Setup of run A:
## organ_tone
module organ_tone (
    input  logic        clk,
    input  logic        rst,
    input  logic [3:0]  SW,
    output logic        tone,
    output logic [15:0] lcd_freq
);
logic newclock;  
logic reset;  
logic [31:0]d;  
logic [31:0]desiredfreq;  
logic [23:0] LcdDisplay;  
logic [31:0] ScopeInfoB;  
getdesiredfreq getfreq (.clk(clk), .SW(SW[3:1]),.desiredfreq(desiredfreq),
.LcdDisplay(LcdDisplay),.LcdinfoDisplay(lcd_freq),.ScopeInfoB(ScopeInfoB));
counter counter1(.clk(clk), .reset(reset | rst), .Q(d));
clockdiv clockdiv1(.d(d),.desiredfreq(desiredfreq),.clk(clk),.rst(rst),.reset(reset),.newclock(newclock));
mux2 mux (.a(newclock), .b(1'b0),.sel(SW[0]),.out(tone));
endmodule
Size: roughly 7300 cells after synthesis, about 34 flip-flops, ~23 I/O pins.
clock: 100.0 ns
lec_check: 0
cap_margin: 20
core_margin: 2
core_utilization: 26
cts_cluster_size: 36
gpl_timing_driven: 1
slew_margin: 20
tns_end_percent: 35
run.sh (not shown) runs the stock make flow with config.mk's settings and CLKGATE_MAP_FILE=.
Changes in run B relative to run A:
Settings: removing GPL_TIMING_DRIVEN (formerly 1); removing CTS_CLUSTER_SIZE (formerly 36); removing TNS_END_PERCENT (formerly 35); changing CORE_UTILIZATION from 26 to 56; changing the clock period (ns, I/O delays scaled along) from 100.0 to 54.0.
[summary]
For run B, the flow was terminated by a tool error in global routing (5_1_grt) and produced no final design.
The routability congestion estimate from global placement in run A is 0.865 times that in run B.
Reported for run B and run A, post-synthesis instance total turned out identical to the last digit.
Side by side, die area turned out lower in run B than in run A.
Horizontal die size: run B vs run A down 140 microns
--- input diff run B..run C ---
Settings: CORE_UTILIZATION changed from 56 to 40; the clock period (ns, I/O delays scaled along) changed from 54.0 to 100.0.
Notes after the runs:
Per the final summary, run C finished and its layout is clean on timing, DRC and antenna. Comparing run C against run B, there is no change at all in area share of and/or/nand/nor cells after synthesis. Of run C and run B, run B shows the higher initial cell density of the core, with run C below it. Reported for run C and run B, synthesized area turned out identical to the last digit. Comparing standard cell core area for run C and run B, the bigger number came from run C. Overall die area of run C exceeds that of run B by more than a quarter.


The RTL this note starts from:
==> flow/design.v <==
`default_nettype none
module organ_tone (
    input  logic        clk,
    input  logic        rst,
    input  logic [3:0]  SW,
    output logic        tone,
    output logic [15:0] lcd_freq
);
logic newclock;  
logic reset;  
logic [31:0]d;  
logic [31:0]desiredfreq;  
logic [23:0] LcdDisplay;  
logic [31:0] ScopeInfoB;  
getdesiredfreq getfreq (.clk(clk), .SW(SW[3:1]),.desiredfreq(desiredfreq),
.LcdDisplay(LcdDisplay),.LcdinfoDisplay(lcd_freq),.ScopeInfoB(ScopeInfoB));
counter counter1(.clk(clk), .reset(reset | rst), .Q(d));
clockdiv clockdiv1(.d(d),.desiredfreq(desiredfreq),.clk(clk),.rst(rst),.reset(reset),.newclock(newclock));
mux2 mux (.a(newclock), .b(1'b0),.sel(SW[0]),.out(tone));
endmodule
module counter(input logic clk, input logic reset, output logic [31:0] Q);
always_ff @ (posedge (clk))
begin 
	if (reset)
		begin
		Q<=32'b1;
		end
	else
		Q<=Q+32'b1;
end
endmodule
module clockdiv (input logic [31:0] d,input logic [31:0] desiredfreq,input logic clk, input logic rst, output logic reset, output logic newclock);
always_ff @ (posedge (clk))
begin
	if (rst)
		begin
		newclock<=1'b0;
		reset<=1'b0;
		end
	else if (d==((32'd25000000/(desiredfreq))-32'd1))
		begin
		newclock<=1'b1;
		end
	else if (d>=((32'd50000000/(desiredfreq))-32'b1))
		begin
		newclock<=1'b0;
		reset<=1'b1;
		end
	else
		begin
		newclock<= newclock;
		reset<=1'b0;
		end
end
endmodule
module getdesiredfreq (
input logic clk, 
input logic [2:0] SW,
output logic [31:0] desiredfreq, 
output logic [23:0] LcdDisplay,
output logic [15:0] LcdinfoDisplay,
output logic [31:0] ScopeInfoB);
parameter character_0 =8'h30;
parameter character_1 =8'h31;
parameter character_2 =8'h32;
parameter character_3 =8'h33;
parameter character_4 =8'h34;
parameter character_5 =8'h35;
parameter character_6 =8'h36;
parameter character_7 =8'h37;
parameter character_8 =8'h38;
parameter character_9 =8'h39;
parameter character_A =8'h41;
parameter character_B =8'h42;
parameter character_C =8'h43;
parameter character_D =8'h44;
parameter character_E =8'h45;
parameter character_F =8'h46;
parameter character_G =8'h47;
parameter character_H =8'h48;
parameter character_I =8'h49;
parameter character_J =8'h4A;
parameter character_K =8'h4B;
parameter character_L =8'h4C;
parameter character_M =8'h4D;
parameter character_N =8'h4E;
parameter character_O =8'h4F;
parameter character_P =8'h50;
parameter character_Q =8'h51;
parameter character_R =8'h52;
parameter character_S =8'h53;
parameter character_T =8'h54;
parameter character_U =8'h55;
parameter character_V =8'h56;
parameter character_W =8'h57;
parameter character_X =8'h58;
parameter character_Y =8'h59;
parameter character_Z =8'h5A;
parameter character_lowercase_a= 8'h61;
parameter character_lowercase_b= 8'h62;
parameter character_lowercase_c= 8'h63;
parameter character_lowercase_d= 8'h64;
parameter character_lowercase_e= 8'h65;
parameter character_lowercase_f= 8'h66;
parameter character_lowercase_g= 8'h67;
parameter character_lowercase_h= 8'h68;
parameter character_lowercase_i= 8'h69;
parameter character_lowercase_j= 8'h6A;
parameter character_lowercase_k= 8'h6B;
parameter character_lowercase_l= 8'h6C;
parameter character_lowercase_m= 8'h6D;
parameter character_lowercase_n= 8'h6E;
parameter character_lowercase_o= 8'h6F;
parameter character_lowercase_p= 8'h70;
parameter character_lowercase_q= 8'h71;
parameter character_lowercase_r= 8'h72;
parameter character_lowercase_s= 8'h73;
parameter character_lowercase_t= 8'h74;
parameter character_lowercase_u= 8'h75;
parameter character_lowercase_v= 8'h76;
parameter character_lowercase_w= 8'h77;
parameter character_lowercase_x= 8'h78;
parameter character_lowercase_y= 8'h79;
parameter character_lowercase_z= 8'h7A;
parameter character_colon = 8'h3A;           
parameter character_stop = 8'h2E;            
parameter character_semi_colon = 8'h3B;    
parameter character_minus = 8'h2D;          
parameter character_divide = 8'h2F;          
parameter character_plus = 8'h2B;           
parameter character_comma = 8'h2C;           
parameter character_less_than = 8'h3C;     
parameter character_greater_than = 8'h3E;  
parameter character_equals = 8'h3D;          
parameter character_question = 8'h3F;       
parameter character_dollar = 8'h24;          
parameter character_space=8'h20;            
parameter character_exclaim=8'h21;           
always_comb
	case(SW[2:0])
	3'b000: 
		begin
		desiredfreq=32'd523; 
		LcdDisplay={character_D,character_O,character_space}; 
		LcdinfoDisplay=16'h0523;
		ScopeInfoB={character_S,character_0,character_0,character_0};
		end
	3'b001: 
		begin 
		desiredfreq=32'd587; 
		LcdDisplay={character_R,character_E,character_space}; 
		LcdinfoDisplay=16'h0587;
		ScopeInfoB={character_S,character_0,character_0,character_1};
		end
	3'b010: 
		begin 
		desiredfreq=32'd659; 
		LcdDisplay={character_M, character_E,character_space}; 
		LcdinfoDisplay=16'h0659;
		ScopeInfoB={character_S,character_0,character_1,character_0};
		end
	3'b011: 
		begin 
		desiredfreq=32'd698; 
		LcdDisplay={character_F, character_A,character_space}; 
		LcdinfoDisplay=16'h0698;
		ScopeInfoB={character_S,character_0,character_1,character_1};
		end
	3'b100: 
		begin 
		desiredfreq=32'd783; 
		LcdDisplay={character_S, character_O,character_space}; 
		LcdinfoDisplay=16'h0783;
		ScopeInfoB={character_S,character_1,character_0,character_0};
		end
	3'b101: 
		begin 
		desiredfreq=32'd880; 
		LcdDisplay={character_L, character_A,character_space}; 
		LcdinfoDisplay=16'h0880;
		ScopeInfoB={character_S,character_1,character_0,character_1};
		end
	3'b110: 
		begin 
		desiredfreq=32'd987; 
		LcdDisplay={character_T, character_I,character_space};
		LcdinfoDisplay=16'h0987;
		ScopeInfoB={character_S,character_1,character_1,character_0};
		end
	3'b111: 
		begin 
		desiredfreq=32'd1046; 
		LcdDisplay={character_D, character_O, character_2};
		LcdinfoDisplay=16'h1046;
		ScopeInfoB={character_S,character_1,character_1,character_1};
		end
	default:
		begin 
		desiredfreq=32'd1000; 
		LcdDisplay={character_N, character_O,character_space};		
		LcdinfoDisplay=16'h1000;
		ScopeInfoB={character_S,character_lowercase_z,character_lowercase_z,character_lowercase_z};
		end 
	endcase
endmodule
module mux2 (input logic a, input logic b, input logic sel, output logic out);
assign out=sel?a:b;
endmodule
clock: 70.7 ns
lec_check: 0
cap_margin: 20
core_margin: 2
core_utilization: 56
slew_margin: 20
The starting point finished with negative setup slack left.
Then changed:
Settings changed: ABC_AREA set to 1, CORE_UTILIZATION 56 to 72, CTS_CLUSTER_SIZE set to 10.
Clock period 70.7 ns to 139.0 ns, I/O delays scaled along.
Result:
- With this change the flow went through all stages and came out clean
- global-route usage rises by 0.80 points
- worst setup slack improves by 51000 ps
- sequential cell count does not change
- routed wire length falls by 18%
- synthesized area rises by 5.6%
- design area falls by 24%
Then changed:
Settings changed: ABC_AREA 1 to not set, CORE_UTILIZATION 72 to 42, CTS_CLUSTER_SIZE 10 to not set.
Clock period 139.0 ns to 97.1 ns, I/O delays scaled along.
Global-route usage goes down by 17 points; clock skew goes down by 22 ps; register-to-register slack loses 41000 ps; synthesized cell count goes down by 24%; via count goes down by 11%.
Then changed:
Settings changed: ABC_AREA set to 1, CORE_UTILIZATION 42 to 71.
Clock period 97.1 ns to 70.5 ns, I/O delays scaled along.
What happened:
- The new run ran to the end with no violations
- area after synthesis goes up by about 5.6%
- critical path depth goes up by 50
- final cell count goes up by 22%
- clock-buffer cell count goes down by 1
- via count goes up by 15%
- cell area goes up by 6.8%
Then changed:
Settings changed: CORE_UTILIZATION 71 to 58, CTS_CLUSTER_DIAMETER set to 362.
Clock period 70.5 ns to 57.6 ns, I/O delays scaled along.
Now the flow ended with an error in 5_1_grt, error GRT-0232. Die area rose by 22%. Area after synthesis stays the same. Synthesized cell count does not change.
